Setup of oak:
==> flow/design.v (excerpt) <==
module mat_mul #
	(
        parameter integer DIM_LOG = 2,     
        parameter integer DIM = 2**DIM_LOG,
        parameter integer SIZE = DIM*DIM,
        parameter integer SIZE_LOG = 2*DIM_LOG,
        parameter integer DATA_WIDTH = 32
    )
    (
		input wire  s00_axi_aclk,
		input wire  s00_axi_aresetn,
		output wire  s00_axis_tready,
		input wire [DATA_WIDTH-1 : 0] s00_axis_tdata,
		input wire  s00_axis_tlast,
        input wire  s00_axis_tvalid,
		output wire  m00_axis_tvalid,
        output wire [DATA_WIDTH-1 : 0] m00_axis_tdata,
        output wire [(DATA_WIDTH/8)-1 : 0] m00_axis_tstrb,
        output wire  m00_axis_tlast,
        input wire  m00_axis_tready,
        input wire sel,
        input wire start
    );
Size in the first run: about 6900 cells after synthesis, ~1700 flip-flops, about 0.084 mm² of cells after synthesis.
Settings: LEC_CHECK=0, ABC_AREA=1, CAP_MARGIN=20, CORE_MARGIN=2, CORE_UTILIZATION=72, CTS_CLUSTER_SIZE=53, GPL_ROUTABILITY_DRIVEN=1, HOLD_SLACK_MARGIN=0.29, PLACE_DENSITY_LB_ADDON=0.03, SETUP_SLACK_MARGIN=1.38, SLEW_MARGIN=20, TNS_END_PERCENT=5; clock period 4.8 ns.
run.sh (not shown) runs the stock make flow with config.mk's settings and CLKGATE_MAP_FILE=.
| oak | all stages done | FAIL | setup timing |
--- input diff oak..pine ---
Settings: a deleted PLACE_DENSITY_LB_ADDON that had been 0.03; a deleted HOLD_SLACK_MARGIN that had been 0.29; a deleted GPL_ROUTABILITY_DRIVEN that had been 1; a deleted TNS_END_PERCENT that had been 5; a change of ABC_AREA from 1 to 0; a deleted SETUP_SLACK_MARGIN that had been 1.38; a change of CTS_CLUSTER_SIZE from 53 to 90; a change of the clock period (ns, I/O delays scaled along) from 4.8 to 5.9.
## What came out
Status pine: flow complete, layout not clean - setup timing
The final report for oak shows a completed flow and a layout that fails verification, specifically setup timing.
oak → pine: die extent in x lost 2.4%, sum of negative setup slack picked up an extra 335.11 ns.
Per the comparison of pine with oak, non-clock buffer count has decreased, first-pass GRT wire length has increased.
Of pine and oak, the run reporting the higher height of the die was oak.
Diff oak -> pine: area added between synthesis and finish now sits lower, core occupancy in the finished layout now sits lower, design area now sits lower, total via count after detailed routing now sits lower.
The sequential share of cell area reported for pine is greater than that of oak by 2.9 points.
### pine -> birch
Settings: swapping 90 for 25 in CTS_CLUSTER_SIZE; putting PLACE_DENSITY at 0.6 where nothing was set; clearing ABC_AREA, which used to be 0; swapping 72 for 67 in CORE_UTILIZATION; swapping 5.9 for 9.58 in the clock period (ns, I/O delays scaled along).
Results
pine finished all stages; layout check result: FAIL, due to setup timing. Every stage of the flow completed for birch, and the final layout passed the timing, design-rule and antenna checks. Summary of the comparison: buffer count from post-CTS setup fixing is lower in birch, relative to pine. Per the comparison of birch with pine, met1 usage in global routing shrank by 6.6 points; largest fanout on the critical path grew by 19; wire length of the first global-routing pass shrank by 16%. Compared to pine, birch has worst relative slew slack 7.3 points higher. birch against pine: worst setup slack saw an increase, critical path depth lost about 4%, number of iterations in the first detailed-routing pass fell 3.
Here is what was changed in the inputs of maple compared with birch.
Settings: changing CORE_UTILIZATION from 67 to 70; changing CTS_CLUSTER_SIZE from 25 to 36; changing the clock period (ns, I/O delays scaled along) from 9.58 to 6.92.
==> results <==
Of birch and maple, maple shows the lower fraction of standard cell area that is sequential, with birch above it.
Of birch and maple, only birch finishes the flow clean.
maple: complete, dirty (setup timing)
Re final hold slack: maple is 0.045 ns up on birch.
Diff birch -> maple: count of standard-cell rows fell about 2.4%, count of clock-buffer cells in the layout rose 3.9%.
Between maple and birch, the number of multi-input combinational cells in the layout does not differ in any meaningful way.
Taking birch as the reference, in maple post-place setup slack lost 1.95 ns, actual transition at the worst max-transition pin picked up an extra 0.027 ns, setup slack of the critical path after layout lost 1.72 ns, cell count picked up an extra 140.
Here is what was changed in the inputs of cedar compared with maple.
Settings: ABC_AREA: unset -> 1; CTS_CLUSTER_SIZE: 36 -> 90; PLACE_DENSITY: 0.6 -> unset; the clock period (ns, I/O delays scaled along): 6.92 -> 4.8.
Notes after the runs:
Of cedar and maple, not a single run came through the flow clean. Looking at count of inverters not on the clock network in the layout across cedar and maple, the one that comes out higher is cedar. Average cell area after synthesis was higher in maple than in cedar. The total die area of cedar exceeds that of maple by 0.0058 mm².

---

Starting RTL as in the previous note.
clock: 5.68 ns
lec_check: 0
abc_area: 0
cap_margin: 20
core_margin: 2
core_utilization: 72
cts_cluster_diameter: 223
place_density: 0.6
setup_slack_margin: 1.04
slew_margin: 20
The first run reached the layout checks and failed them: setup timing.
Rerun with:
ABC_AREA = default   (was 0)
CORE_UTILIZATION = 70   (was 72)
SETUP_SLACK_MARGIN = default   (was 1.04)
clock period = 6.97 ns   (was 5.68 ns; I/O delays follow)
=> The changed run reached the layout checks and failed them: setup timing; worst hold slack gets worse by 0.054 ns; core utilization is lower by 2.7 points; final cell count is lower by 0.59%; setup slack gets better by 1.3 ns; cell area is lower by 1.1%; synthesized area is unchanged; fmax is lower by 0.51%; routed wire length is lower by 12%; register-to-register slack gets better by 1.3 ns; flip-flop count does not change.
Rerun with:
CORE_UTILIZATION = 18   (was 70)
CTS_CLUSTER_DIAMETER = default   (was 223)
clock period = 8.65 ns   (was 6.97 ns; I/O delays follow)
Outcome: With this change the flow completed with no timing, DRC or antenna violations; core utilization drops by 59 points; final cell count rose by well over a third; worst setup slack improves by 0.98 ns.
Rerun with:
ABC_AREA = 1   (was default)
CORE_UTILIZATION = 70   (was 18)
CTS_CLUSTER_SIZE = 93   (was default)
clock period = 6.05 ns   (was 8.65 ns; I/O delays follow)
Effect: This time the run finished but failed the layout checks on setup timing. Synthesized area goes up by 5.1%. Hold slack gains 0.030 ns. Synthesized cell count goes up by 56%. Worst setup slack loses 1.5 ns. Non-clock buffer count goes up by 271. Final cell count goes down by 16%. Design area goes up by 1.8%. Fmax goes up by 15%.
Rerun with:
CORE_UTILIZATION = 72   (was 70)
CTS_CLUSTER_DIAMETER = 66   (was default)
CTS_CLUSTER_SIZE = 10   (was 93)
clock period = 4.81 ns   (was 6.05 ns; I/O delays follow)
The new run finished but failed the layout checks on setup timing.
Non-clock buffer count grows by 55.
Global-route usage grows by 2.2 points.
Sequential share of layout area shrinks by 0.78 points.
Core utilization grows by 3.1 points.
Rerun with:
CTS_CLUSTER_SIZE = default   (was 10)
clock period = 5.51 ns   (was 4.81 ns; I/O delays follow)
The new run finished but failed the layout checks on setup timing.
Clock-buffer cell count came out lower by 30.
Critical path depth falls by 3.
Via count came out lower by 0.46%.
Design area shrinks by 1.1%.
Flip-flop count is unchanged.
Wire length shrinks by about 0.33%.
Synthesized area does not change.
Die area stays the same.
Non-clock buffer count went down by 56.
